===== design/flow/design.v =====
module SME(clk,reset,chardata,isstring,ispattern,valid,match,match_index);
  input clk;
  input reset;
  input [7:0] chardata;
  input isstring;
  input ispattern;
  output match;
  output [4:0] match_index;
  output valid;
  reg match;
  reg [4:0] match_index;
  reg valid;
  reg [7:0] string_data [31:0];
  reg [5:0] string_length;
  reg [7:0] pattern_data [7:0];
  reg [3:0] pattern_length;
  reg [1:0] state;
  reg [5:0] string_counter;
  reg [3:0] pattern_counter;
  reg fresh;             
  reg [5:0] head;        
  reg star_seen;         
  reg [3:0] star_pattern;  
  reg [5:0] star_string;   
  parameter DATA_READ   = 0;
  parameter FIND_HEAD   = 1;
  parameter CHECK_DATA  = 2;
  parameter DATA_OUT    = 3;
  always@(*) valid <= (state == DATA_OUT);
  wire anchored = (pattern_data[0] == "^");
  wire [7:0] pchar = pattern_data[pattern_counter[2:0]];
  wire [7:0] schar = string_data[string_counter[4:0]];
  wire [7:0] prev_char = string_data[head[4:0] - 5'd1];
  wire at_end = (string_counter >= string_length);
  always @(posedge clk or posedge reset) begin
    if(reset)begin
      state <= DATA_READ;
      string_length <= 0;
      pattern_length <= 0;
      match_index <= 0;
      match <= 0;
      fresh <= 1;
      head <= 0;
      star_seen <= 0;
    end
    else begin
      case(state)
        DATA_READ:begin
          if(isstring)begin
            if(fresh)begin
              string_length <= 1;
              string_data[0] <= chardata;
            end
            else begin
              string_length <= string_length + 1;
              string_data[string_length[4:0]] <= chardata;
            end
            pattern_length <= 0;
            fresh <= 0;
          end
          else if(ispattern)begin
            pattern_length <= pattern_length + 1;
            pattern_data[pattern_length[2:0]] <= chardata;
            fresh <= 0;
          end
          else if(pattern_length != 0)begin
            state <= FIND_HEAD;
            head <= 0;
          end
        end
        FIND_HEAD:begin
          if(head >= string_length)begin
            state <= DATA_OUT;
            match <= 0;
            match_index <= 0;
          end
          else if(anchored && head != 0 && prev_char != " ")begin
            head <= head + 1;
          end
          else begin
            state <= CHECK_DATA;
            string_counter <= head;
            pattern_counter <= anchored ? 4'd1 : 4'd0;
            star_seen <= 0;
          end
        end
        CHECK_DATA:begin
          if(pattern_counter >= pattern_length)begin  
            state <= DATA_OUT;
            match <= 1;
            match_index <= head[4:0];
          end
          else if(pchar == "*")begin
            star_seen <= 1;
            star_pattern <= pattern_counter + 1;
            star_string <= string_counter;
            pattern_counter <= pattern_counter + 1;
          end
          else if(pchar == "$" && at_end)begin
            pattern_counter <= pattern_counter + 1;
          end
          else if(!at_end && ( schar == pchar || pchar == "."
                              || (pchar == "$" && schar == " ") ))begin
            string_counter <= string_counter + 1;
            pattern_counter <= pattern_counter + 1;
          end
          else if(star_seen && star_string < string_length)begin
            star_string <= star_string + 1;
            string_counter <= star_string + 1;
            pattern_counter <= star_pattern;
          end
          else begin
            state <= FIND_HEAD;
            head <= head + 1;
          end
        end
        DATA_OUT:begin
          match <= 0;
          match_index <= 0;
          fresh <= 1;
          pattern_length <= 0;
          state <= DATA_READ;
          if(isstring)begin
            string_length <= 1;
            string_data[0] <= chardata;
            fresh <= 0;
          end
          else if(ispattern)begin
            pattern_length <= 1;
            pattern_data[0] <= chardata;
            fresh <= 0;
          end
        end
        default begin
          state <= DATA_READ;
        end
      endcase
    end
  end
endmodule

===== design/flow/constraint.sdc =====
create_clock -name core_clock -period 5.78 [get_ports {clk}]
set_input_delay 1.1560 -clock core_clock [delete_from_list [all_inputs] [get_ports {clk}]]
set_output_delay 1.1560 -clock core_clock [all_outputs]
set_load 0.01 [all_outputs]

===== design/flow/config.mk =====
export PLATFORM = sky130hd
export DESIGN_NAME = SME
export DESIGN_NICKNAME = SME
export VERILOG_FILES = /design/flow/design.v
export SDC_FILE = /design/flow/constraint.sdc
export NUM_CORES = 4
export LEC_CHECK = 0
export CAP_MARGIN = 20
export CORE_MARGIN = 2
export CORE_UTILIZATION = 42
export SLEW_MARGIN = 20

===== design/flow/run.sh =====
#!/bin/bash
# the make line also repeats each setting of config.mk as NAME=value (left out here)
make -C /OpenROAD-flow-scripts/flow DESIGN_CONFIG=/design/flow/config.mk WORK_HOME=/design/flow/orfs CLKGATE_MAP_FILE= finish

==> results of run 1 <==
-- layer usage --
layer	share of wire (%)	vias to the layer above
li1	-	6543
met1	40	8015
met2	41	1306
met3	13	270
met4	5.9	0
met5	0	-
-- area by class of cell --
type,count,area share [%]
clock buffers,45,4.79
diodes,1,0.0115
inverters,42,0.726
repair buffers,98,3.64
flip-flops and latches,368,50.2
multi-input cells,1120,35.8
clock inverters,27,1.37
well taps,600,3.46
-- metrics by stage --
stage | total power, mW | hold WS (ns)
2_1_floorplan | 4.19 | 0.472
3_3_place_gp | 4.90 | 0.461
3_5_place_dp | 4.90 | 0.469
4_1_cts | 7.55 | 0.483
5_1_grt | 7.82 | 0.508
6_report | 7.60 | 0.479
==> impl_metrics.env, run 1 <==
# yosys + openroad results
export IMPL_status="timing/DRC/antenna clean"
export IMPL_grt_pass1_vias=15175
export IMPL_p_seq_mw=3.12
export IMPL_adder_share_pct=3.37
export IMPL_r2r_start="string_counter[4]"
export IMPL_finalMaxSlewViolations=0
export IMPL_postCtsHoldBufs=0
export IMPL_grt_pass1_wl_um=119000
export IMPL_clock_net_power_mw=2.67
export IMPL_p_per_area_nw_per_um2=350
export IMPL_fin_util_pct=47.9
export IMPL_synth_top_area_share_pct=52.9
export IMPL_yosysWarnings=3
export IMPL_rows=78
export IMPL_post_place_cells=2228
export IMPL_maxCapViolCount=0
export IMPL_regToRegEndpoint="pattern_counter[2]"
export IMPL_critPathSlowestCell="mux2i_1"
export IMPL_setup_slack_ns=0.348
export IMPL_p_leak_nw=7.49
export IMPL_clockBufferDepth=3
export IMPL_cts_tree="built"
export IMPL_wl_um=85800
export IMPL_cp_arrival_ns=5.72
export IMPL_rrSetupSlack_ns=0.35
export IMPL_synthToLayoutAreaGrowth_pct=12.6
export IMPL_ys_sh_simple_pct=13.8
export IMPL_die_w_um=218
export IMPL_hold_viol_final=0
export IMPL_syn_cell_area_um2=19300
export IMPL_xor_share_pct=0.545
export IMPL_most_common_cell="edfxtp_1"
export IMPL_crit_top_cell="buf_12"
export IMPL_fp_nets=1701
export IMPL_pre_cts_slack_ns=0.629
export IMPL_ys_cells=1637
export IMPL_ir_drop_uv=228
export IMPL_yosysChipArea_um2=19300
export IMPL_ys_top_logic_family="AND-OR/OR-AND gates"
export IMPL_min_to="match"
export IMPL_mux_area_share_pct=5.33
export IMPL_cp_num_buf_inv=3
export IMPL_power_top_group="registers"
export IMPL_seqPwrFrac_pct=41.0
export IMPL_crit_family="simple AND/OR/NAND/NOR gates"
export IMPL_cts_root_buffer="clkbuf_16"
export IMPL_gr_usage_all_layers_pct=35.9
export IMPL_place_area_um2=20400
export IMPL_reg2reg_depth=14
export IMPL_io_pins=19
export IMPL_vias_per_cell=7.01
export IMPL_initCoreUtil_pct=42.5
export IMPL_internal_power_mw=5.13
export IMPL_cts_max_level=2
export IMPL_portBuffers=18
export IMPL_die_h_um=218
export IMPL_remaining_drc_errors=0
export IMPL_grt_ovfl_total=0
export IMPL_finalClockPeriodUsage_pct=94.0
export IMPL_critPathMaxStageDelay_ns=0.69
export IMPL_power_frac_clock_pct=35.1
export IMPL_setup_viol=0
export IMPL_grt_max_degree=51
export IMPL_coreArea_um2=45400
export IMPL_hold_depth=1
export IMPL_largest_area_cell="edfxtp_1"
export IMPL_dp_hpwl_um=62700
export IMPL_cp_depth=14
export IMPL_worstMarginPinSlew_ns=1.19
export IMPL_cts_repair_resized=0
export IMPL_syn_inst=1637
export IMPL_hold_class="flip-flop to flip-flop"
export IMPL_ys_seq_elements=368
export IMPL_min_period_ns=5.43
export IMPL_max_freq_mhz=184
export IMPL_nNetsFinal=1735
export IMPL_final_area_um2=21700
export IMPL_fillers=4122
export IMPL_die_area_um2=47700
export IMPL_first_iter_violations=2784
export IMPL_p_comb_mw=1.81
export IMPL_ys_sh_aoi_pct=17.1
export IMPL_swShare_pct=32.5
export IMPL_edf_count=340
export IMPL_power_switching_mw=2.47
export IMPL_syn_avg_cell_area_um2=11.8
export IMPL_insertion_delay_ns=0.58
export IMPL_crit_type="flip-flop to flip-flop"
export IMPL_vias=16134
export IMPL_required_ns=6.07
export IMPL_synth_cell_type_count=94
export IMPL_path_cells="buf_12, buf_12, mux2i_1, o22ai_1, or4_1, or4_4, a22oi_1, o2111ai_1, a2111oi_4, a211oi_2, nor2_4, nor3_1, a211oi_1, buf_4"
export IMPL_clk_pin_slew_ns=0.06
export IMPL_grt_use_met3_pct=10.8
export IMPL_critPathLaunch="string_counter[4]"
export IMPL_ant_nets=0
export IMPL_antenna_found_initial=1
export IMPL_openroad_warnings=47
export IMPL_rsz0062_at_grt="no"
export IMPL_routabilityCongestion=1.09
export IMPL_cts_buffers=41
export IMPL_ys_async_sr_fraction_pct=7.61
export IMPL_clock_sinks=368
export IMPL_critPathMaxFanout=31
export IMPL_grtUsageMet1_pct=50.1
export IMPL_flop_cell="edfxtp_1"
export IMPL_instances_no_fill=2301
export IMPL_comb_power_share_pct=23.8
export IMPL_common_cells="edfxtp_1 (340), nand2_1 (109), nor2_1 (92), o21ai_0 (81), clkbuf_1 (73)"
export IMPL_postSynthSeqShare_pct=56.6
export IMPL_top_usage_layer="met2"
export IMPL_post_drt_wl_per_cell_um=37.3
export IMPL_cp_start_kind="flip-flop"
export IMPL_final_setup_tns_ns=0
export IMPL_clock_skew_ns=0.0224
export IMPL_crit_end="pattern_counter[2]"
export IMPL_hp_start="match"
export IMPL_ff_latch_area_um2=10900
export IMPL_topCellsByArea="edfxtp_1 (53%), dfrtp_1 (3.4%), ha_1 (3.4%)"
export IMPL_relSlewSlack_pct=20.7
export IMPL_drtPass1Iterations=6
export IMPL_comb_area_um2=7770
export IMPL_cp_end_kind="flip-flop"
export IMPL_post_cts_buffers=0
export IMPL_use_met2_pct=50.5
==> inputs of run 2 (changes only) <==
- ABC_AREA: unset -> 1
- CELL_PAD_IN_SITES_DETAIL_PLACEMENT: unset -> 0
- CELL_PAD_IN_SITES_GLOBAL_PLACEMENT: unset -> 0
- CORE_ASPECT_RATIO: unset -> 0.72
- CORE_MARGIN: 2 -> 3
- CORE_UTILIZATION: 42 -> 65
- GPL_TIMING_DRIVEN: unset -> 1
- MAX_ROUTING_LAYER: unset -> met5
- MIN_ROUTING_LAYER: unset -> met1
- SETUP_SLACK_MARGIN: unset -> -0.05
- SLEW_MARGIN: 20 -> 15
- TNS_END_PERCENT: unset -> 95
- clock period: 5.78 -> 3.23 ns (I/O delays scaled with it)
==> run 2 against run 1 <==
Against the previous run: the layout now fails its checks (negative setup slack); flip-flop count did not move; clock skew rose by 0.0069 ns; non-clock buffer count rose by 162; sequential power rose by 76%; cell count rose by 25%; critical path depth rose by 8; count of clock-buffer cells in the layout fell by 3; total power rose by 93%; clock power rose by 64%; via count rose by 20%.
==> impl_metrics.env, run 2 <==
# yosys + openroad results
export IMPL_cp_arrival_ns=3.62
export IMPL_critPathMaxStageDelay_ns=0.49
export IMPL_worstMarginPinSlew_ns=1.15
export IMPL_post_place_cells=2767
export IMPL_maxCapViolCount=0
export IMPL_wl_um=78200
export IMPL_hold_viol_final=0
export IMPL_grt_pass1_vias=17458
export IMPL_power_frac_clock_pct=29.9
export IMPL_p_comb_mw=4.81
export IMPL_clock_skew_ns=0.0292
export IMPL_swShare_pct=36.4
export IMPL_comb_power_share_pct=32.8
export IMPL_hold_class="primary input to asynchronous set/reset pin"
export IMPL_seqPwrFrac_pct=37.3
export IMPL_internal_power_mw=9.33
export IMPL_clockBufferDepth=3
export IMPL_common_cells="nand2_1 (668), edfxtp_1 (340), nor2_1 (291), nand3_1 (280), inv_1 (180)"
export IMPL_xor_share_pct=0.398
export IMPL_portBuffers=18
export IMPL_initCoreUtil_pct=67.0
export IMPL_postCtsHoldBufs=0
export IMPL_rows=53
export IMPL_cp_num_buf_inv=4
export IMPL_synth_cell_type_count=51
export IMPL_regToRegEndpoint="string_counter[2]"
export IMPL_die_h_um=154
export IMPL_ys_async_sr_fraction_pct=7.61
export IMPL_syn_avg_cell_area_um2=8.91
export IMPL_p_per_area_nw_per_um2=611
export IMPL_rsz0062_at_grt="yes"
export IMPL_remaining_drc_errors=0
export IMPL_ys_sh_simple_pct=32.6
export IMPL_syn_inst=2224
export IMPL_coreArea_um2=29600
export IMPL_fp_nets=2288
export IMPL_min_period_ns=3.34
export IMPL_crit_top_cell="nand2_1"
export IMPL_critPathSlowestCell="edfxtp_1"
export IMPL_p_seq_mw=5.48
export IMPL_cts_root_buffer="clkbuf_16"
export IMPL_critPathMaxFanout=5
export IMPL_fillers=1757
export IMPL_crit_type="flip-flop to flip-flop"
export IMPL_p_leak_nw=10.2
export IMPL_power_top_group="registers"
export IMPL_nNetsFinal=2520
export IMPL_finalClockPeriodUsage_pct=103
export IMPL_dp_hpwl_um=54000
export IMPL_status="finished with violations"
export IMPL_synth_top_area_share_pct=51.5
export IMPL_post_drt_wl_per_cell_um=27.3
export IMPL_ys_seq_elements=368
export IMPL_drtPass1Iterations=13
export IMPL_cp_depth=22
export IMPL_flop_cell="edfxtp_1"
export IMPL_clock_sinks=368
export IMPL_adder_share_pct=3.28
export IMPL_die_w_um=212
export IMPL_instances_no_fill=2869
export IMPL_cp_start_kind="flip-flop"
export IMPL_pre_cts_slack_ns=-0.397
export IMPL_ys_cells=2224
export IMPL_topCellsByArea="edfxtp_1 (52%), nand2_1 (13%), nand3_1 (7.1%)"
export IMPL_most_common_cell="nand2_1"
export IMPL_setup_slack_ns=-0.110
export IMPL_first_iter_violations=4039
export IMPL_antenna_found_initial=3
export IMPL_cts_tree="built"
export IMPL_yosysChipArea_um2=19800
export IMPL_rrSetupSlack_ns=-0.11
export IMPL_ys_sh_aoi_pct=2.58
export IMPL_mux_area_share_pct=0
export IMPL_cts_max_level=2
export IMPL_ys_top_logic_family="simple AND/OR/NAND/NOR gates"
export IMPL_gr_usage_all_layers_pct=46.4
export IMPL_crit_end="string_counter[2]"
export IMPL_required_ns=3.51
export IMPL_yosysWarnings=3
export IMPL_grt_ovfl_total=0
export IMPL_grt_pass1_wl_um=111000
export IMPL_finalMaxSlewViolations=0
export IMPL_crit_family="simple AND/OR/NAND/NOR gates"
export IMPL_vias=19405
export IMPL_relSlewSlack_pct=23.0
export IMPL_ir_drop_uv=688
export IMPL_r2r_start="string_counter[1]"
export IMPL_max_freq_mhz=299
export IMPL_clk_pin_slew_ns=0.06
export IMPL_power_switching_mw=5.34
export IMPL_routabilityCongestion=1.09
export IMPL_fin_util_pct=81.2
export IMPL_ant_nets=0
export IMPL_synthToLayoutAreaGrowth_pct=21.1
export IMPL_critPathLaunch="string_counter[1]"
export IMPL_clock_net_power_mw=4.38
export IMPL_cts_buffers=37
export IMPL_die_area_um2=32600
export IMPL_largest_area_cell="edfxtp_1"
export IMPL_setup_viol=23
export IMPL_io_pins=19
export IMPL_reg2reg_depth=22
export IMPL_edf_count=340
export IMPL_power_total_mw=14.7
export IMPL_openroad_warnings=50
export IMPL_grt_max_degree=47
export IMPL_holdWs_ns=0.481
export IMPL_vias_per_cell=6.76
export IMPL_path_cells="inv_2, buf_4, ha_4, nand2_4, nor2_1, nand2_1, nand2_1, nor2_2, nand3_1, nor2_1, nand3_1, nand2_1, nand2_1, nand3_1, nor2_1, nand2_1, nand2_4, buf_4, nand3_4, clkinv_2, o21ai_1, nand3_1"
export IMPL_postSynthSeqShare_pct=55.1
export IMPL_cp_end_kind="flip-flop"
export IMPL_so_violations="negative setup slack"
export IMPL_syn_cell_area_um2=19800
export IMPL_insertion_delay_ns=0.57
run 2: final cells by class:
type / instances / area, um2 / area share (%)
clock inverter: 24 / 240 / 1.00
inverter: 198 / 773 / 3.22
timing repair buffer: 260 / 2260 / 9.40
sequential: 368 / 10900 / 45.5
antenna: 1 / 2.50 / 0.0104
tap: 385 / 482 / 2.01
clock buffer: 42 / 965 / 4.02
multi-input combinational: 1591 / 8370 / 34.9
run 2: layer usage:
| layer | wire [um] | track usage, % | up-vias |
|---|---|---|---|
| li1 | - | - | 7966 |
| met1 | 27600 | 65.4 | 8955 |
| met2 | 31200 | 64.2 | 2058 |
| met3 | 15100 | 20.1 | 420 |
| met4 | 4230 | 16.5 | 6 |
| met5 | 41 | 0 | - |
run 2: per-stage QoR:
stage,area [um2],setup TNS (ns)
after global routing,24000,-3.89
after detailed placement,21800,-8.82
after CTS,23300,-0.276
after floorplan,19800,0
final,24000,-1.59
after global placement,21800,-7.21
run 2: what timing repair did:
action	in CTS	in global routing
buffers inserted	9	24
gates resized	73	128
pin swaps	20	46
setup endpoints to repair	34	36
hold endpoints to repair	0	0
cloned	2	1
==> inputs of run 3 (changes only) <==
- CELL_PAD_IN_SITES_DETAIL_PLACEMENT: 0 -> unset
- CORE_ASPECT_RATIO: 0.72 -> unset
- CORE_MARGIN: 3 -> 8
- CORE_UTILIZATION: 65 -> 40
- GPL_TIMING_DRIVEN: 1 -> 0
- HOLD_SLACK_MARGIN: unset -> 0.16
- MAX_ROUTING_LAYER: met5 -> met4
- MIN_ROUTING_LAYER: met1 -> unset
- PLACE_DENSITY: unset -> 0.38
- SETUP_SLACK_MARGIN: -0.05 -> unset
- SLEW_MARGIN: 15 -> 35
- TNS_END_PERCENT: 95 -> 25
- clock period: 3.23 -> 6.2 ns (I/O delays scaled with it)
==> run 3 against run 2 <==
Against the previous run: count of clock-buffer cells in the layout increased by 13; utilization decreased by 35 points; worst setup slack improved by 1.7 ns; largest power group unchanged; sequential share of layout area increased by 3.0 points; via count decreased by 12%; worst hold slack improved by 0.020 ns; routed wire length increased by 10%; now clean on timing, DRC and antenna; global-route usage decreased by 16 points; synthesized area unchanged; flip-flop count unchanged; combinational power decreased by 54%; register-to-register slack improved by 1.7 ns.
==> impl_metrics.env, run 3 <==
# yosys + openroad results
export IMPL_status="timing/DRC/antenna clean"
export IMPL_ir_drop_uv=236
export IMPL_wl_um=86400
export IMPL_die_area_um2=56900
export IMPL_die_w_um=239
export IMPL_p_comb_mw=2.20
export IMPL_largest_area_cell="edfxtp_1"
export IMPL_critPathMaxFanout=9
export IMPL_ys_sh_aoi_pct=2.58
export IMPL_cp_start_kind="flip-flop"
export IMPL_clockBufferDepth=3
export IMPL_fin_util_pct=46.0
export IMPL_die_h_um=239
export IMPL_gr_usage_all_layers_pct=30.8
export IMPL_post_cts_buffers=0
export IMPL_reg2reg_depth=17
export IMPL_power_total_mw=7.66
export IMPL_cts_buffers=44
export IMPL_cp_num_buf_inv=2
export IMPL_p_per_area_nw_per_um2=340
export IMPL_synth_top_area_share_pct=51.5
export IMPL_post_drt_wl_per_cell_um=28.8
export IMPL_final_setup_tns_ns=0
export IMPL_swShare_pct=36.9
export IMPL_p_seq_mw=2.86
export IMPL_initCoreUtil_pct=40.5
export IMPL_drtPass1Iterations=6
export IMPL_hp_start="star_seen"
export IMPL_crit_end="pattern_counter[0]"
export IMPL_syn_avg_cell_area_um2=8.91
export IMPL_min_to="star_seen"
export IMPL_p_leak_nw=9.24
export IMPL_path_cells="inv_1, ha_1, inv_1, nand2_1, nand2_1, nand3_4, nor3_2, nor2_1, nand2_1, nor2_1, nand3_1, nand3_1, nor2_1, nand2_1, nand3_1, nand4_1, nor2_1"
export IMPL_nNetsFinal=2361
export IMPL_cts_max_level=2
export IMPL_place_area_um2=21100
export IMPL_cts_repair_resized=0
export IMPL_clock_net_power_mw=2.60
export IMPL_portBuffers=18
export IMPL_yosysChipArea_um2=19800
export IMPL_ant_nets=0
export IMPL_openroad_warnings=49
export IMPL_internal_power_mw=4.84
export IMPL_edf_count=340
export IMPL_grt_max_degree=40
export IMPL_vias=17039
export IMPL_power_top_group="registers"
export IMPL_dp_hpwl_um=64800
export IMPL_insertion_delay_ns=0.58
export IMPL_power_switching_mw=2.83
export IMPL_mux_area_share_pct=0
export IMPL_io_pins=19
export IMPL_cts_root_buffer="clkbuf_16"
export IMPL_cp_end_kind="flip-flop"
export IMPL_hold_viol_final=0
export IMPL_relSlewSlack_pct=37.2
export IMPL_critPathLaunch="head[0]"
export IMPL_rsz0062_at_grt="no"
export IMPL_clk_pin_slew_ns=0.06
export IMPL_grt_pass1_vias=16224
export IMPL_adder_share_pct=3.28
export IMPL_fillers=4804
export IMPL_post_place_cells=2915
export IMPL_postSynthSeqShare_pct=55.1
export IMPL_fp_nets=2288
export IMPL_coreArea_um2=49000
export IMPL_r2r_start="head[0]"
export IMPL_instances_no_fill=2998
export IMPL_worstMarginPinSlew_ns=0.938
export IMPL_yosysWarnings=3
export IMPL_common_cells="nand2_1 (668), edfxtp_1 (340), nor2_1 (291), nand3_1 (280), inv_1 (180)"
export IMPL_setup_viol=0
export IMPL_antenna_found_initial=1
export IMPL_crit_type="flip-flop to flip-flop"
export IMPL_topCellsByArea="edfxtp_1 (52%), nand2_1 (13%), nand3_1 (7.1%)"
export IMPL_syn_cell_area_um2=19800
export IMPL_setup_slack_ns=1.59
export IMPL_critPathSlowestCell="nor3_2"
export IMPL_synth_cell_type_count=51
export IMPL_clock_sinks=368
export IMPL_ys_async_sr_fraction_pct=7.61
export IMPL_hold_class="flip-flop to flip-flop"
export IMPL_min_period_ns=4.61
export IMPL_rrSetupSlack_ns=1.59
export IMPL_finalClockPeriodUsage_pct=74.3
export IMPL_first_iter_violations=2113
export IMPL_clock_skew_ns=0.0143
export IMPL_comb_power_share_pct=28.7
export IMPL_vias_per_cell=5.68
export IMPL_seqPwrFrac_pct=37.4
export IMPL_ys_top_logic_family="simple AND/OR/NAND/NOR gates"
export IMPL_ys_seq_elements=368
export IMPL_crit_family="simple AND/OR/NAND/NOR gates"
export IMPL_postCtsHoldBufs=0
export IMPL_pre_cts_slack_ns=1.64
export IMPL_grt_ovfl_total=0
export IMPL_hold_depth=2
export IMPL_regToRegEndpoint="pattern_counter[0]"
export IMPL_critPathMaxStageDelay_ns=0.78
export IMPL_cp_arrival_ns=4.83
export IMPL_required_ns=6.43
export IMPL_most_common_cell="nand2_1"
export IMPL_xor_share_pct=0.398
export IMPL_max_freq_mhz=217
export IMPL_cts_tree="built"
export IMPL_syn_inst=2224
export IMPL_holdWs_ns=0.501
export IMPL_finalMaxSlewViolations=0
export IMPL_remaining_drc_errors=0
export IMPL_rows=81
export IMPL_ys_cells=2224
export IMPL_synthToLayoutAreaGrowth_pct=13.7
export IMPL_ys_sh_simple_pct=32.6
export IMPL_flop_cell="edfxtp_1"
export IMPL_grt_pass1_wl_um=121000
export IMPL_cp_depth=17
export IMPL_power_frac_clock_pct=33.9
export IMPL_maxCapViolCount=0
export IMPL_routabilityCongestion=1.02
export IMPL_final_area_um2=22500
-- run 3: layout make-up --
cell class	instances	area, um2	area share, %
antenna	1	2.50	0.0111
buffer	69	439	1.95
tap	664	831	3.69
timing repair buffer	27	355	1.58
clock inverter	27	240	1.07
multi-input combinational	1589	7820	34.7
inverter	198	757	3.36
sequential	368	10900	48.4
clock buffer	55	1180	5.26
-- run 3: metal layers --
layer	vias up	GRT usage [%]	part of all wire, %	routed length [um]
li1	7646	-	-	-
met1	8361	38.9	41	35800
met2	848	48.4	46	39600
met3	184	5.14	7.5	6480
met4	0	14.0	5.2	4480
met5	-	-	0	0
==> inputs of run 4 (changes only) <==
- CELL_PAD_IN_SITES_DETAIL_PLACEMENT: unset -> 1
- CORE_ASPECT_RATIO: unset -> 1.68
- CORE_MARGIN: 8 -> 2
- CTS_CLUSTER_DIAMETER: unset -> 392
- GPL_ROUTABILITY_DRIVEN: unset -> 1
- GPL_TIMING_DRIVEN: 0 -> 1
- HOLD_SLACK_MARGIN: 0.16 -> unset
- MAX_ROUTING_LAYER: met4 -> unset
- PLACE_DENSITY: 0.38 -> 0.49
- SLEW_MARGIN: 35 -> 20
- TNS_END_PERCENT: 25 -> unset
==> run 4 against run 3 <==
Against the previous run: still clean; synthesized area did not move; final area fell by 3.0%; register-to-register slack got worse by 0.38 ns; critical endpoint unchanged.
==> impl_metrics.env, run 4 <==
# yosys + openroad results
export IMPL_post_cts_buffers=0
export IMPL_p_seq_mw=2.89
export IMPL_syn_cell_area_um2=19800
export IMPL_post_place_cells=2837
export IMPL_r2r_start="head[0]"
export IMPL_setup_viol=0
export IMPL_cts_buffers=39
export IMPL_path_cells="inv_1, ha_1, nand3_1, nand2_4, buf_4, nand2_2, nor2_1, nand2_1, nand2_1, nor2_1, nand2_1, nor2_1, nand2_1, nand2_1, nor2_1, nand2_1, nand3_1, nand4_1, nor2_1"
export IMPL_remaining_drc_errors=0
export IMPL_rrSetupSlack_ns=1.22
export IMPL_ys_sh_simple_pct=32.6
export IMPL_initCoreUtil_pct=40.5
export IMPL_cp_depth=19
export IMPL_relSlewSlack_pct=25.2
export IMPL_crit_type="flip-flop to flip-flop"
export IMPL_max_freq_mhz=201
export IMPL_hold_class="flip-flop to flip-flop"
export IMPL_cts_root_buffer="clkbuf_16"
export IMPL_p_per_area_nw_per_um2=338
export IMPL_ir_drop_uv=255
export IMPL_hold_viol_final=0
export IMPL_crit_family="simple AND/OR/NAND/NOR gates"
export IMPL_min_period_ns=4.98
export IMPL_cp_arrival_ns=5.21
export IMPL_swShare_pct=36.7
export IMPL_adder_share_pct=3.28
export IMPL_required_ns=6.42
export IMPL_rsz0062_at_grt="no"
export IMPL_grt_max_degree=61
export IMPL_portBuffers=18
export IMPL_syn_avg_cell_area_um2=8.91
export IMPL_seqPwrFrac_pct=39.1
export IMPL_common_cells="nand2_1 (668), edfxtp_1 (340), nor2_1 (291), nand3_1 (280), inv_1 (180)"
export IMPL_critPathMaxStageDelay_ns=0.58
export IMPL_hold_depth=2
export IMPL_min_to="star_seen"
export IMPL_xor_share_pct=0.398
export IMPL_topCellsByArea="edfxtp_1 (52%), nand2_1 (13%), nand3_1 (7.1%)"
export IMPL_drtPass1Iterations=5
export IMPL_critPathMaxFanout=43
export IMPL_fin_util_pct=44.7
export IMPL_clock_sinks=368
export IMPL_power_total_mw=7.38
export IMPL_openroad_warnings=47
export IMPL_cts_tree="built"
export IMPL_rows=105
export IMPL_wl_um=89500
export IMPL_insertedDiodeCount=0
export IMPL_clockBufferDepth=3
export IMPL_synth_top_area_share_pct=51.5
export IMPL_pre_cts_slack_ns=1.34
export IMPL_power_switching_mw=2.71
export IMPL_vias_per_cell=5.81
export IMPL_syn_inst=2224
export IMPL_cp_start_kind="flip-flop"
export IMPL_die_area_um2=51400
export IMPL_cp_num_buf_inv=2
export IMPL_power_top_group="registers"
export IMPL_synthToLayoutAreaGrowth_pct=10.3
export IMPL_insertion_delay_ns=0.57
export IMPL_flop_cell="edfxtp_1"
export IMPL_clk_pin_slew_ns=0.07
export IMPL_first_iter_violations=1332
export IMPL_final_setup_tns_ns=0
export IMPL_io_pins=19
export IMPL_fillers=5727
export IMPL_worstMarginPinSlew_ns=1.12
export IMPL_ys_cells=2224
export IMPL_ys_sh_aoi_pct=2.58
export IMPL_power_frac_clock_pct=34.0
export IMPL_cts_repair_resized=0
export IMPL_postCtsHoldBufs=0
export IMPL_hp_start="star_seen"
export IMPL_yosysWarnings=3
export IMPL_cp_end_kind="flip-flop"
export IMPL_die_w_um=176
export IMPL_dp_hpwl_um=66500
export IMPL_setup_slack_ns=1.22
export IMPL_finalMaxSlewViolations=0
export IMPL_regToRegEndpoint="pattern_counter[0]"
export IMPL_yosysChipArea_um2=19800
export IMPL_ys_async_sr_fraction_pct=7.61
export IMPL_vias=16889
export IMPL_largest_area_cell="edfxtp_1"
export IMPL_synth_cell_type_count=51
export IMPL_nNetsFinal=2300
export IMPL_ant_nets=0
export IMPL_critPathLaunch="head[0]"
export IMPL_crit_end="pattern_counter[0]"
export IMPL_instances_no_fill=2908
export IMPL_fp_nets=2288
export IMPL_die_h_um=292
export IMPL_comb_power_share_pct=26.9
export IMPL_routabilityCongestion=1.01
export IMPL_most_common_cell="nand2_1"
export IMPL_ys_seq_elements=368
export IMPL_reg2reg_depth=19
export IMPL_edf_count=340
export IMPL_grt_pass1_wl_um=127000
export IMPL_maxCapViolCount=0
export IMPL_finalClockPeriodUsage_pct=80.4
export IMPL_mux_area_share_pct=0
export IMPL_p_leak_nw=8.93
export IMPL_internal_power_mw=4.67
export IMPL_critPathSlowestCell="nor2_1"
export IMPL_clock_skew_ns=0.0232
export IMPL_status="timing/DRC/antenna clean"
export IMPL_postSynthSeqShare_pct=55.1
export IMPL_p_comb_mw=1.99
export IMPL_clock_net_power_mw=2.51
export IMPL_crit_top_cell="nand2_1"
export IMPL_antenna_found_initial=1
export IMPL_grt_pass1_vias=17687
export IMPL_grt_ovfl_total=0
export IMPL_cts_max_level=2
export IMPL_gr_usage_all_layers_pct=35.1
export IMPL_ys_top_logic_family="simple AND/OR/NAND/NOR gates"
export IMPL_post_drt_wl_per_cell_um=30.8
export IMPL_coreArea_um2=48900
-- run 4: metrics by stage --
step,cell area (um2),hold slack (ns)
CTS,21900,0.522
finish,21900,0.522
floorplan,19800,0.459
global placement,20500,0.504
detailed placement,20500,0.507
global route,21900,0.553
-- run 4: cell type report --
class	instances	area, um2	share of cell area [%]
repair buffers	40	318	1.45
inverters	198	757	3.46
clock inverters	25	275	1.26
multi-input cells	1589	7740	35.4
clock buffers	46	1050	4.82
well taps	642	803	3.68
flip-flops and latches	368	10900	49.9
-- run 4: per-layer routing --
metal / track usage [%] / routed length (um)
met1: 36.3 / 30700
met2: 61.8 / 44900
met3: 5.52 / 4550
met4: 29.7 / 9390
met5: 0 / 10
==> inputs of run 5 (changes only) <==
- ABC_AREA: 1 -> 0
- CELL_PAD_IN_SITES_DETAIL_PLACEMENT: 1 -> 0
- CORE_ASPECT_RATIO: 1.68 -> 0.72
- CORE_MARGIN: 2 -> 3
- CORE_UTILIZATION: 40 -> 70
- CTS_CLUSTER_DIAMETER: 392 -> unset
- CTS_CLUSTER_SIZE: unset -> 30
- GPL_ROUTABILITY_DRIVEN: 1 -> unset
- MAX_ROUTING_LAYER: unset -> met5
- MIN_ROUTING_LAYER: unset -> met1
- PLACE_DENSITY: 0.49 -> unset
- SETUP_SLACK_MARGIN: unset -> -0.05
- SLEW_MARGIN: 20 -> 15
- TNS_END_PERCENT: unset -> 95
- clock period: 6.2 -> 3.23 ns (I/O delays scaled with it)
==> run 5 against run 4 <==
Against the previous run: the run now fails in global routing (5_1_grt); synthesized area down 2.6%; die area shrank 42%; synthesized cell count shrank 26%.
==> impl_metrics.env, run 5 <==
# flow metrics
export IMPL_rows=50
export IMPL_cts_root_buffer="clkbuf_16"
export IMPL_cts_max_level=2
export IMPL_topCellsByArea="edfxtp_1 (53%), dfrtp_1 (3.4%), ha_1 (3.4%)"
export IMPL_postSynthSeqShare_pct=56.6
export IMPL_fp_nets=1701
export IMPL_postCtsHoldBufs=0
export IMPL_routabilityCongestion=1.47
export IMPL_yosysWarnings=3
export IMPL_ys_cells=1637
export IMPL_ys_sh_aoi_pct=17.1
export IMPL_mux_area_share_pct=5.33
export IMPL_coreArea_um2=26500
export IMPL_post_place_cells=2354
export IMPL_dp_hpwl_um=60500
export IMPL_flop_cell="edfxtp_1"
export IMPL_haltStage="global routing (5_1_grt)"
export IMPL_syn_cell_area_um2=19300
export IMPL_syn_inst=1637
export IMPL_cts_buffers=36
export IMPL_error_line="[ERROR GRT-0232] Routing congestion too high. Check the congestion heatmap in the GUI."
export IMPL_ys_seq_elements=368
export IMPL_die_w_um=202
export IMPL_io_pins=19
export IMPL_ys_sh_simple_pct=13.8
export IMPL_common_cells="edfxtp_1 (340), nand2_1 (109), nor2_1 (92), o21ai_0 (81), clkbuf_1 (73)"
export IMPL_die_area_um2=29600
export IMPL_xor_share_pct=0.545
export IMPL_clock_sinks=368
export IMPL_syn_avg_cell_area_um2=11.8
export IMPL_die_h_um=147
export IMPL_status="stopped before the end"
export IMPL_synth_top_area_share_pct=52.9
export IMPL_ys_top_logic_family="AND-OR/OR-AND gates"
export IMPL_synth_cell_type_count=94
export IMPL_edf_count=340
export IMPL_initCoreUtil_pct=72.7
export IMPL_largest_area_cell="edfxtp_1"
export IMPL_grt_ovfl_total=129
export IMPL_ys_async_sr_fraction_pct=7.61
export IMPL_portBuffers=18
export IMPL_most_common_cell="edfxtp_1"
export IMPL_adder_share_pct=3.37
export IMPL_clockBufferDepth=3
export IMPL_yosysChipArea_um2=19300
export IMPL_gr_usage_all_layers_pct=81.4
run 5: per-layer routing:
metal | GRT overflow | global-route usage (%)
met5 | 2 | 51.8
met4 | 54 | 77.0
met3 | 15 | 74.3
met2 | 51 | 90.7
met1 | 7 | 82.7
run 5: through the flow:
stage	setup TNS [ns]	area, um2	setup WS [ns]	util, %
CTS	-34.92	25000	-1.05	94.1
detailed placement	-42.02	23100	-1.28	87.0
floorplan	-30.86	19600	-1.15	-
global placement	-36.29	23100	-1.12	87.0
run 5: repair_timing:
action | in CTS
endpoints found under the setup margin | 45
pin swaps | 47
cloned | 1
resized | 127
buffers inserted | 22
==> inputs of run 6 (changes only) <==
- ABC_AREA: 0 -> unset
- CAP_MARGIN: 20 -> 30
- CELL_PAD_IN_SITES_DETAIL_PLACEMENT: 0 -> unset
- CELL_PAD_IN_SITES_GLOBAL_PLACEMENT: 0 -> unset
- CORE_ASPECT_RATIO: 0.72 -> unset
- CORE_MARGIN: 3 -> 2
- CORE_UTILIZATION: 70 -> 21
- CTS_CLUSTER_DIAMETER: unset -> 168
- CTS_CLUSTER_SIZE: 30 -> unset
- GPL_TIMING_DRIVEN: 1 -> unset
- MAX_ROUTING_LAYER: met5 -> unset
- MIN_ROUTING_LAYER: met1 -> met2
- PLACE_DENSITY_LB_ADDON: unset -> 0.17
- SETUP_SLACK_MARGIN: -0.05 -> 0.21
- SLEW_MARGIN: 15 -> 20
- TNS_END_PERCENT: 95 -> 65
- clock period: 3.23 -> 6.89 ns (I/O delays scaled with it)
==> run 6 against run 5 <==
Against the previous run: now clean on timing, DRC and antenna; synthesized area unchanged; synthesized cell count unchanged; die area increased to 3.2 times the previous value.
==> impl_metrics.env, run 6 <==
# yosys + openroad results
export IMPL_power_switching_mw=2.43
export IMPL_cts_root_buffer="clkbuf_16"
export IMPL_crit_family="simple AND/OR/NAND/NOR gates"
export IMPL_grt_pass1_wl_um=153000
export IMPL_hold_depth=1
export IMPL_finalClockPeriodUsage_pct=87.8
export IMPL_ys_sh_aoi_pct=17.1
export IMPL_power_top_group="clock"
export IMPL_min_to="match"
export IMPL_critPathLaunch="string_counter[0]"
export IMPL_critPathSlowestCell="ha_1"
export IMPL_critPathMaxStageDelay_ns=0.78
export IMPL_common_cells="edfxtp_1 (340), nand2_1 (109), nor2_1 (92), o21ai_0 (81), clkbuf_1 (73)"
export IMPL_cts_tree="built"
export IMPL_vias=21537
export IMPL_postCtsHoldBufs=0
export IMPL_status="timing/DRC/antenna clean"
export IMPL_swShare_pct=34.7
export IMPL_worstMarginPinSlew_ns=1.09
export IMPL_cp_arrival_ns=6.39
export IMPL_grt_max_degree=73
export IMPL_clock_net_power_mw=2.65
export IMPL_post_drt_wl_per_cell_um=39.9
export IMPL_cp_end_kind="flip-flop"
export IMPL_xor_share_pct=0.545
export IMPL_regToRegEndpoint="pattern_counter[3]"
export IMPL_p_seq_mw=2.63
export IMPL_rows=111
export IMPL_portBuffers=18
export IMPL_clockBufferDepth=3
export IMPL_die_area_um2=94300
export IMPL_min_period_ns=6.05
export IMPL_largest_area_cell="edfxtp_1"
export IMPL_yosysWarnings=3
export IMPL_nNetsFinal=1763
export IMPL_clk_pin_slew_ns=0.06
export IMPL_cts_max_level=2
export IMPL_clock_skew_ns=0.0320
export IMPL_cts_repair_resized=0
export IMPL_hold_class="flip-flop to flip-flop"
export IMPL_hp_start="match"
export IMPL_cp_depth=14
export IMPL_postSynthSeqShare_pct=56.6
export IMPL_max_freq_mhz=165
export IMPL_setup_viol=0
export IMPL_post_place_cells=2830
export IMPL_routabilityCongestion=1.06
export IMPL_grt_pass1_vias=23719
export IMPL_remaining_drc_errors=0
export IMPL_rrSetupSlack_ns=0.84
export IMPL_synth_top_area_share_pct=52.9
export IMPL_r2r_start="string_counter[0]"
export IMPL_crit_end="pattern_counter[3]"
export IMPL_synth_cell_type_count=94
export IMPL_cp_num_buf_inv=2
export IMPL_adder_share_pct=3.37
export IMPL_flop_cell="edfxtp_1"
export IMPL_place_area_um2=21300
export IMPL_antenna_found_initial=0
export IMPL_edf_count=340
export IMPL_wl_um=117000
export IMPL_p_leak_nw=7.74
export IMPL_mux_area_share_pct=5.33
export IMPL_syn_cell_area_um2=19300
export IMPL_crit_type="flip-flop to flip-flop"
export IMPL_power_frac_clock_pct=37.8
export IMPL_ir_drop_uv=172
export IMPL_ys_top_logic_family="AND-OR/OR-AND gates"
export IMPL_p_comb_mw=1.73
export IMPL_reg2reg_depth=14
export IMPL_ys_seq_elements=368
export IMPL_insertion_delay_ns=0.64
export IMPL_yosysChipArea_um2=19300
export IMPL_coreArea_um2=91400
export IMPL_grt_ovfl_total=0
export IMPL_fp_nets=1701
export IMPL_rsz0062_at_grt="no"
export IMPL_final_setup_tns_ns=0
export IMPL_cp_start_kind="flip-flop"
export IMPL_dp_hpwl_um=83000
export IMPL_maxCapViolCount=0
export IMPL_drtPass1Iterations=10
export IMPL_p_per_area_nw_per_um2=304
export IMPL_internal_power_mw=4.57
export IMPL_ant_nets=0
export IMPL_first_iter_violations=5117
export IMPL_gr_usage_all_layers_pct=36.8
export IMPL_die_h_um=307
export IMPL_openroad_warnings=47
export IMPL_topCellsByArea="edfxtp_1 (53%), dfrtp_1 (3.4%), ha_1 (3.4%)"
export IMPL_relSlewSlack_pct=26.7
export IMPL_seqPwrFrac_pct=37.5
export IMPL_vias_per_cell=7.34
export IMPL_critPathMaxFanout=14
export IMPL_finalMaxSlewViolations=0
export IMPL_cts_buffers=47
export IMPL_fin_util_pct=25.2
export IMPL_syn_inst=1637
export IMPL_initCoreUtil_pct=21.1
export IMPL_hold_viol_final=0
export IMPL_synthToLayoutAreaGrowth_pct=19.2
export IMPL_clock_sinks=368
export IMPL_io_pins=19
export IMPL_fillers=9612
export IMPL_ys_async_sr_fraction_pct=7.61
export IMPL_most_common_cell="edfxtp_1"
export IMPL_ys_sh_simple_pct=13.8
export IMPL_final_area_um2=23000
export IMPL_required_ns=7.23
export IMPL_syn_avg_cell_area_um2=11.8
export IMPL_comb_power_share_pct=24.7
export IMPL_ys_cells=1637
export IMPL_post_cts_buffers=0
export IMPL_instances_no_fill=2935
export IMPL_die_w_um=307
export IMPL_path_cells="inv_1, ha_1, nor3_1, and3_1, nor4_1, o2111ai_2, o221a_2, nor4_1, nor4b_4, a211oi_2, nor2_4, nor3_1, a211oi_1, buf_4"
run 6: per-layer routing:
metal  vias up  global-route usage (%)  routed length, um
met1      6602                       -                  0
met3       957                    50.1              50700
met2      7327                    39.8              52300
met5         -                    30.5               3520
li1       6566                       -                  -
met4        85                    9.79              10500
run 6: layout make-up:
| type | instances | area, um2 | area share, % |
|---|---|---|---|
| antenna | 17 | 42.5 | 0.185 |
| clock buffer | 56 | 1250 | 5.45 |
| clock inverter | 26 | 307 | 1.33 |
| inverter | 42 | 158 | 0.686 |
| multi-input combinational | 1120 | 7850 | 34.1 |
| sequential | 368 | 10900 | 47.5 |
| tap | 1186 | 1480 | 6.45 |
| timing repair buffer | 120 | 990 | 4.30 |
run 6: metrics by stage:
stage / power (mW) / hold WS, ns / setup WS, ns
6_report: 7.00 / 0.482 / 0.841
5_1_grt: 7.18 / 0.510 / 0.538
4_1_cts: 6.86 / 0.489 / 0.995
3_5_place_dp: 4.26 / 0.476 / 1.02
3_3_place_gp: 4.27 / 0.461 / 1.05
2_1_floorplan: 3.52 / 0.472 / 1.97
==> inputs of run 7 (changes only) <==
- CAP_MARGIN: 30 -> 20
- CORE_UTILIZATION: 21 -> 68
- CTS_CLUSTER_DIAMETER: 168 -> 204
- MIN_ROUTING_LAYER: met2 -> unset
- PLACE_DENSITY_LB_ADDON: 0.17 -> unset
- SETUP_SLACK_MARGIN: 0.21 -> unset
- TNS_END_PERCENT: 65 -> unset
- clock period: 6.89 -> 4.9 ns (I/O delays scaled with it)
==> run 7 against run 6 <==
Against the previous run: the layout now fails its checks (negative setup slack); worst hold slack worse by 0.0055 ns; clock power up about 10%; utilization up 53 points; worst setup slack worse by 0.85 ns; largest cell class unchanged; largest power group is now registers.
==> impl_metrics.env, run 7 <==
# yosys + openroad results
export IMPL_max_freq_mhz=204
export IMPL_crit_top_cell="a21oi_1"
export IMPL_antenna_found_initial=11
export IMPL_crit_type="flip-flop to flip-flop"
export IMPL_clock_skew_ns=0.0176
export IMPL_die_h_um=172
export IMPL_setup_slack_ns=-0.00698
export IMPL_ys_top_logic_family="AND-OR/OR-AND gates"
export IMPL_topCellsByArea="edfxtp_1 (53%), dfrtp_1 (3.4%), ha_1 (3.4%)"
export IMPL_cts_max_level=2
export IMPL_regToRegEndpoint="pattern_counter[2]"
export IMPL_die_area_um2=29700
export IMPL_critPathMaxStageDelay_ns=0.60
export IMPL_power_switching_mw=3.01
export IMPL_syn_avg_cell_area_um2=11.8
export IMPL_crit_family="simple AND/OR/NAND/NOR gates"
export IMPL_ir_drop_uv=363
export IMPL_so_violations="negative setup slack"
export IMPL_syn_cell_area_um2=19300
export IMPL_synthToLayoutAreaGrowth_pct=12.6
export IMPL_cts_buffers=39
export IMPL_synth_top_area_share_pct=52.9
export IMPL_dp_hpwl_um=57300
export IMPL_first_iter_violations=4518
export IMPL_clock_net_power_mw=2.92
export IMPL_crit_end="pattern_counter[2]"
export IMPL_edf_count=340
export IMPL_gr_usage_all_layers_pct=55.7
export IMPL_fillers=1642
export IMPL_largest_area_cell="edfxtp_1"
export IMPL_most_common_cell="edfxtp_1"
export IMPL_maxCapViolCount=0
export IMPL_finalMaxSlewViolations=0
export IMPL_clk_pin_slew_ns=0.06
export IMPL_mux_area_share_pct=5.33
export IMPL_cp_depth=14
export IMPL_critPathLaunch="head[3]"
export IMPL_reg2reg_depth=14
export IMPL_instances_no_fill=2119
export IMPL_adder_share_pct=3.37
export IMPL_routabilityCongestion=1.16
export IMPL_ys_async_sr_fraction_pct=7.61
export IMPL_drtPass1Iterations=14
export IMPL_initCoreUtil_pct=69.3
export IMPL_ys_cells=1637
export IMPL_openroad_warnings=49
export IMPL_yosysWarnings=3
export IMPL_portBuffers=18
export IMPL_swShare_pct=33.8
export IMPL_power_frac_clock_pct=32.7
export IMPL_path_cells="buf_12, o21a_1, nor3_1, or2_0, a22oi_1, a21oi_1, or4_1, nor4_1, buf_4, a21oi_1, a21oi_1, nand2_1, a211oi_1, buf_4"
export IMPL_power_top_group="registers"
export IMPL_critPathSlowestCell="dfrtp_1"
export IMPL_rrSetupSlack_ns=-0.007
export IMPL_vias=17675
export IMPL_flop_cell="edfxtp_1"
export IMPL_wl_um=82200
export IMPL_clockBufferDepth=3
export IMPL_die_w_um=172
export IMPL_cp_end_kind="flip-flop"
export IMPL_r2r_start="head[3]"
export IMPL_postSynthSeqShare_pct=56.6
export IMPL_required_ns=5.16
export IMPL_syn_inst=1637
export IMPL_fp_nets=1701
export IMPL_grt_pass1_wl_um=115000
export IMPL_comb_power_share_pct=26.2
export IMPL_coreArea_um2=27900
export IMPL_rsz0062_at_grt="no"
export IMPL_cp_arrival_ns=5.17
export IMPL_post_cts_buffers=0
export IMPL_p_comb_mw=2.34
export IMPL_p_seq_mw=3.67
export IMPL_seqPwrFrac_pct=41.1
export IMPL_pre_cts_slack_ns=0.0538
export IMPL_post_place_cells=2041
export IMPL_worstMarginPinSlew_ns=1.25
export IMPL_relSlewSlack_pct=16.6
export IMPL_yosysChipArea_um2=19300
export IMPL_rows=61
export IMPL_hold_depth=1
export IMPL_grt_max_degree=50
export IMPL_ant_nets=0
export IMPL_hp_start="match"
export IMPL_p_leak_nw=7.61
export IMPL_post_drt_wl_per_cell_um=38.8
export IMPL_critPathMaxFanout=37
export IMPL_min_period_ns=4.91
export IMPL_synth_cell_type_count=94
export IMPL_nNetsFinal=1768
export IMPL_cp_start_kind="flip-flop"
export IMPL_hold_viol_final=0
export IMPL_min_to="match"
export IMPL_p_per_area_nw_per_um2=411
export IMPL_finalClockPeriodUsage_pct=100
export IMPL_postCtsHoldBufs=0
export IMPL_ys_seq_elements=368
export IMPL_grt_ovfl_total=0
export IMPL_setup_viol=2
export IMPL_grt_pass1_vias=16258
export IMPL_ys_sh_aoi_pct=17.1
export IMPL_final_area_um2=21700
export IMPL_xor_share_pct=0.545
export IMPL_holdWs_ns=0.476
export IMPL_place_area_um2=20400
export IMPL_hold_class="flip-flop to flip-flop"
export IMPL_clock_sinks=368
export IMPL_vias_per_cell=8.34
export IMPL_common_cells="edfxtp_1 (340), nand2_1 (109), nor2_1 (92), o21ai_0 (81), clkbuf_1 (73)"
export IMPL_internal_power_mw=5.91
export IMPL_cp_num_buf_inv=3
export IMPL_remaining_drc_errors=0
export IMPL_io_pins=19
export IMPL_insertion_delay_ns=0.56
export IMPL_ys_sh_simple_pct=13.8
export IMPL_cts_tree="built"
export IMPL_cts_root_buffer="clkbuf_16"
export IMPL_status="finished with violations"
## run 7: final cells by class
| type | count | area, um2 | area share (%) |
|---|---|---|---|
| Sequential cell | 368 | 10900 | 50.2 |
| Multi-Input combinational cell | 1120 | 7820 | 36.0 |
| Timing Repair Buffer | 133 | 1110 | 5.10 |
| Clock buffer | 51 | 1050 | 4.84 |
| Tap cell | 378 | 473 | 2.18 |
| Clock inverter | 20 | 184 | 0.847 |
| Inverter | 42 | 158 | 0.726 |
| Antenna cell | 7 | 17.5 | 0.0806 |
## run 7: metal layers
layer / routed length, um / track usage, %
met4: 6960 / 31.1
met5: 780 / 18.1
met3: 15900 / 32.1
met2: 31900 / 74.6
met1: 26700 / 68.7
## run 7: per-stage QoR
stage | total power [mW] | utilization, % | setup TNS, ns
after global routing | 9.03 | 78.0 | 0
final | 8.92 | 78.0 | -0.0139
after CTS | 8.64 | 77.7 | 0
after floorplan | 4.95 | - | 0
after detailed placement | 5.82 | 73.3 | 0
after global placement | 5.77 | 73.3 | 0
## run 7: what timing repair did
item | in CTS | in global routing
resized | 0 | 14
endpoints found under the setup margin | 0 | 34
hold endpoints to repair | 0 | 0
==> inputs of run 8 (changes only) <==
- CAP_MARGIN: 20 -> 10
- CORE_UTILIZATION: 68 -> 72
- CTS_CLUSTER_DIAMETER: 204 -> 91
- CTS_CLUSTER_SIZE: unset -> 24
- SETUP_SLACK_MARGIN: unset -> -0.17
- clock period: 4.9 -> 1.85 ns (I/O delays scaled with it)
==> run 8 against run 7 <==
Against the previous run: the flow now stops in clock tree synthesis (4_1_cts); synthesized cell count unchanged; die area shrank 5.4%; synthesized area did not move.
==> impl_metrics.env, run 8 <==
# flow metrics
export IMPL_status="stopped before the end"
export IMPL_haltStage="clock tree synthesis (4_1_cts)"
export IMPL_error_line="[ERROR DPL-0033] detailed placement checks failed during check placement."
export IMPL_synth_cell_type_count=94
export IMPL_place_area_um2=24200
export IMPL_die_h_um=168
export IMPL_yosysWarnings=3
export IMPL_initCoreUtil_pct=73.6
export IMPL_adder_share_pct=3.37
export IMPL_die_area_um2=28100
export IMPL_ys_top_logic_family="AND-OR/OR-AND gates"
export IMPL_ys_sh_simple_pct=13.8
export IMPL_syn_avg_cell_area_um2=11.8
export IMPL_pre_cts_slack_ns=-2.76
export IMPL_synth_top_area_share_pct=52.9
export IMPL_routabilityCongestion=1.44
export IMPL_syn_cell_area_um2=19300
export IMPL_die_w_um=168
export IMPL_postSynthSeqShare_pct=56.6
export IMPL_largest_area_cell="edfxtp_1"
export IMPL_topCellsByArea="edfxtp_1 (53%), dfrtp_1 (3.4%), ha_1 (3.4%)"
export IMPL_common_cells="edfxtp_1 (340), nand2_1 (109), nor2_1 (92), o21ai_0 (81), clkbuf_1 (73)"
export IMPL_mux_area_share_pct=5.33
export IMPL_io_pins=19
export IMPL_xor_share_pct=0.545
export IMPL_most_common_cell="edfxtp_1"
export IMPL_portBuffers=18
export IMPL_ys_cells=1637
export IMPL_edf_count=340
export IMPL_post_place_cells=2430
export IMPL_rows=59
export IMPL_syn_inst=1637
export IMPL_flop_cell="edfxtp_1"
export IMPL_ys_seq_elements=368
export IMPL_yosysChipArea_um2=19300
export IMPL_fp_nets=1701
export IMPL_dp_hpwl_um=64300
export IMPL_coreArea_um2=26200
export IMPL_ys_async_sr_fraction_pct=7.61
export IMPL_ys_sh_aoi_pct=17.1
run 8: per-stage QoR:
stage,hold WS (ns),TNS [ns],total power [mW]
2_1_floorplan,0.469,-116.25,13.4
3_3_place_gp,0.461,-238.77,16.6
3_5_place_dp,0.469,-272.27,17.1
==> inputs of run 9 (changes only) <==
- CAP_MARGIN: 10 -> 20
- CORE_UTILIZATION: 72 -> 66
- CTS_CLUSTER_DIAMETER: 91 -> unset
- CTS_CLUSTER_SIZE: 24 -> unset
- SETUP_SLACK_MARGIN: -0.17 -> unset
- clock period: 1.85 -> 3.21 ns (I/O delays scaled with it)
==> run 9 against run 8 <==
Against the previous run: the run fails in global routing (5_1_grt); synthesized area stayed put; die area is 8.9% higher; synthesized cell count stayed put.
==> impl_metrics.env, run 9 <==
# flow metrics
export IMPL_grt_ovfl_total=4
export IMPL_adder_share_pct=3.37
export IMPL_cts_root_buffer="clkbuf_16"
export IMPL_routabilityCongestion=1.31
export IMPL_syn_cell_area_um2=19300
export IMPL_syn_inst=1637
export IMPL_post_place_cells=2438
export IMPL_rows=62
export IMPL_place_area_um2=23700
export IMPL_flop_cell="edfxtp_1"
export IMPL_clockBufferDepth=3
export IMPL_ys_sh_aoi_pct=17.1
export IMPL_coreArea_um2=28800
export IMPL_clock_sinks=368
export IMPL_largest_area_cell="edfxtp_1"
export IMPL_synth_top_area_share_pct=52.9
export IMPL_status="stopped before the end"
export IMPL_ys_async_sr_fraction_pct=7.61
export IMPL_ys_cells=1637
export IMPL_postSynthSeqShare_pct=56.6
export IMPL_mux_area_share_pct=5.33
export IMPL_dp_hpwl_um=62300
export IMPL_common_cells="edfxtp_1 (340), nand2_1 (109), nor2_1 (92), o21ai_0 (81), clkbuf_1 (73)"
export IMPL_error_line="[ERROR GRT-0232] Routing congestion too high. Check the congestion heatmap in the GUI."
export IMPL_xor_share_pct=0.545
export IMPL_die_h_um=175
export IMPL_ys_top_logic_family="AND-OR/OR-AND gates"
export IMPL_synth_cell_type_count=94
export IMPL_haltStage="global routing (5_1_grt)"
export IMPL_postCtsHoldBufs=0
export IMPL_cts_max_level=2
export IMPL_yosysChipArea_um2=19300
export IMPL_ys_sh_simple_pct=13.8
export IMPL_cts_buffers=37
export IMPL_die_w_um=175
export IMPL_io_pins=19
export IMPL_portBuffers=18
export IMPL_topCellsByArea="edfxtp_1 (53%), dfrtp_1 (3.4%), ha_1 (3.4%)"
export IMPL_die_area_um2=30600
export IMPL_edf_count=340
export IMPL_yosysWarnings=3
export IMPL_initCoreUtil_pct=67.0
export IMPL_fp_nets=1701
export IMPL_syn_avg_cell_area_um2=11.8
export IMPL_gr_usage_all_layers_pct=70.3
export IMPL_most_common_cell="edfxtp_1"
export IMPL_ys_seq_elements=368
-- run 9: stage by stage --
stage                     setup slack (ns)  hold slack, ns  setup TNS, ns
after floorplan                      -1.17           0.474         -31.70
after detailed placement             -1.23           0.489         -43.25
after CTS                           -0.924           0.501         -32.61
after global placement               -1.14           0.458         -37.33
-- run 9: timing repair --
| item | in CTS |
|---|---|
| endpoints found under the hold margin | 0 |
| endpoints found under the setup margin | 45 |
| gates cloned | 1 |
| buffers inserted | 27 |
| pin swaps | 34 |
| resized | 134 |
-- run 9: layer usage --
layer / track usage [%] / GRT overflow
met2: 87.2 / 2
met5: 24.7 / 0
met3: 53.0 / 0
met1: 74.7 / 0
met4: 61.9 / 2
==> inputs of run 10 (changes only) <==
- CORE_UTILIZATION: 66 -> 57
- SETUP_SLACK_MARGIN: unset -> -0.14
==> run 10 against run 9 <==
Against the previous run: the layout now fails its checks (negative setup slack); synthesized area did not move; synthesized cell count did not move; die area increased by 15%.
==> impl_metrics.env, run 10 <==
# yosys + openroad results
export IMPL_ant_nets=0
export IMPL_syn_cell_area_um2=19300
export IMPL_regToRegEndpoint="star_string[1]"
export IMPL_power_top_group="registers"
export IMPL_instances_no_fill=2598
export IMPL_fp_nets=1701
export IMPL_synthToLayoutAreaGrowth_pct=34.7
export IMPL_die_area_um2=35300
export IMPL_post_place_cells=2500
export IMPL_required_ns=3.50
export IMPL_insertion_delay_ns=0.57
export IMPL_io_pins=19
export IMPL_pre_cts_slack_ns=-1.31
export IMPL_so_violations="negative setup slack"
export IMPL_rows=67
export IMPL_critPathMaxFanout=8
export IMPL_postSynthSeqShare_pct=56.6
export IMPL_ff_latch_area_um2=10900
export IMPL_path_cells="buf_4, inv_2, ha_4, buf_4, a222oi_1, nand2b_1, o211ai_1, or4_4, buf_6, a21oi_4, nor4_4, nor4b_4, a211oi_4, buf_4, o211ai_1, a211oi_4, buf_6"
export IMPL_clock_net_power_mw=4.46
export IMPL_final_setup_tns_ns=-44.69
export IMPL_portBuffers=18
export IMPL_ys_sh_simple_pct=13.8
export IMPL_edf_count=340
export IMPL_cp_num_buf_inv=6
export IMPL_critPathMaxStageDelay_ns=0.52
export IMPL_critPathLaunch="string_counter[0]"
export IMPL_cp_depth=17
export IMPL_hold_class="flip-flop to flip-flop"
export IMPL_max_freq_mhz=226
export IMPL_grt_ovfl_total=0
export IMPL_min_period_ns=4.43
export IMPL_swShare_pct=33.9
export IMPL_status="finished with violations"
export IMPL_cts_root_buffer="clkbuf_16"
export IMPL_comb_power_share_pct=32.8
export IMPL_gr_usage_all_layers_pct=53.0
export IMPL_maxCapViolCount=0
export IMPL_ys_cells=1637
export IMPL_clock_sinks=368
export IMPL_common_cells="edfxtp_1 (340), nand2_1 (109), nor2_1 (92), o21ai_0 (81), clkbuf_1 (73)"
export IMPL_openroad_warnings=52
export IMPL_hold_viol_final=0
export IMPL_remaining_drc_errors=0
export IMPL_vias_per_cell=7.44
export IMPL_cp_start_kind="flip-flop"
export IMPL_topCellsByArea="edfxtp_1 (53%), dfrtp_1 (3.4%), ha_1 (3.4%)"
export IMPL_hp_start="match_index[2]"
export IMPL_setup_viol=45
export IMPL_dp_hpwl_um=66700
export IMPL_relSlewSlack_pct=24.2
export IMPL_die_h_um=188
export IMPL_postCtsHoldBufs=0
export IMPL_xor_share_pct=0.545
export IMPL_routabilityCongestion=1.13
export IMPL_cts_tree="built"
export IMPL_r2r_start="string_counter[0]"
export IMPL_ys_seq_elements=368
export IMPL_internal_power_mw=9.85
export IMPL_most_common_cell="edfxtp_1"
export IMPL_finalClockPeriodUsage_pct=138
export IMPL_clk_pin_slew_ns=0.07
export IMPL_grt_max_degree=41
export IMPL_cts_buffers=38
export IMPL_crit_end="star_string[1]"
export IMPL_comb_area_um2=8640
export IMPL_clockBufferDepth=3
export IMPL_p_leak_nw=9.92
export IMPL_p_per_area_nw_per_um2=573
export IMPL_coreArea_um2=33400
export IMPL_rsz0062_at_grt="yes"
export IMPL_worstMarginPinSlew_ns=1.14
export IMPL_drtPass1Iterations=9
export IMPL_initCoreUtil_pct=57.7
export IMPL_adder_share_pct=3.37
export IMPL_setup_slack_ns=-1.22
export IMPL_wl_um=95300
export IMPL_finalMaxSlewViolations=0
export IMPL_antenna_found_initial=8
export IMPL_grt_pass1_vias=18689
export IMPL_cts_max_level=2
export IMPL_crit_top_cell="buf_4"
export IMPL_power_frac_clock_pct=29.9
export IMPL_yosysChipArea_um2=19300
export IMPL_hold_depth=1
export IMPL_synth_cell_type_count=94
export IMPL_power_switching_mw=5.04
export IMPL_largest_area_cell="edfxtp_1"
export IMPL_min_to="match_index[2]"
export IMPL_synth_top_area_share_pct=52.9
export IMPL_place_area_um2=23700
export IMPL_first_iter_violations=3879
export IMPL_ys_top_logic_family="AND-OR/OR-AND gates"
export IMPL_ys_sh_aoi_pct=17.1
export IMPL_ir_drop_uv=730
export IMPL_flop_cell="edfxtp_1"
export IMPL_syn_inst=1637
export IMPL_reg2reg_depth=17
export IMPL_nNetsFinal=2185
export IMPL_die_w_um=188
export IMPL_critPathSlowestCell="or4_4"
export IMPL_crit_type="flip-flop to flip-flop"
export IMPL_rrSetupSlack_ns=-1.22
export IMPL_power_total_mw=14.9
export IMPL_cp_arrival_ns=4.72
export IMPL_clock_skew_ns=0.0222
export IMPL_ys_async_sr_fraction_pct=7.61
export IMPL_seqPwrFrac_pct=37.3
export IMPL_crit_family="AND-OR/OR-AND gates"
export IMPL_final_area_um2=26000
export IMPL_p_seq_mw=5.55
export IMPL_p_comb_mw=4.88
export IMPL_mux_area_share_pct=5.33
export IMPL_fillers=1982
export IMPL_post_drt_wl_per_cell_um=36.7
export IMPL_grt_pass1_wl_um=133000
export IMPL_syn_avg_cell_area_um2=11.8
export IMPL_cp_end_kind="flip-flop"
export IMPL_holdWs_ns=0.509
export IMPL_yosysWarnings=3
export IMPL_fin_util_pct=77.7
export IMPL_vias=19334
## run 10: timing repair
item                                    CTS  global route
buffers inserted                         20            14
gates cloned                              2             0
pin swaps                                43            33
gates resized                           133            41
endpoints found under the setup margin   45            45
## run 10: routing by layer
| metal | part of all wire, % | wire (um) | global-route usage [%] | up-vias |
|---|---|---|---|---|
| met1 | 33 | 31300 | 66.0 | 9192 |
| li1 | - | - | - | 7440 |
| met3 | 18 | 17200 | 24.8 | 594 |
| met2 | 40 | 38400 | 74.1 | 2100 |
| met5 | 0.049 | 47 | 0.962 | - |
| met4 | 8.8 | 8340 | 33.6 | 8 |
## run 10: final cells by class
cell class | count | area share [%]
diodes | 3 | 0.0289
inverters | 42 | 0.650
well taps | 448 | 2.16
flip-flops and latches | 368 | 42.0
clock inverters | 20 | 0.823
clock buffers | 46 | 3.77
multi-input cells | 1120 | 33.2
repair buffers | 551 | 17.4
No activity file was given, so power comes from the tool's default toggle rates.
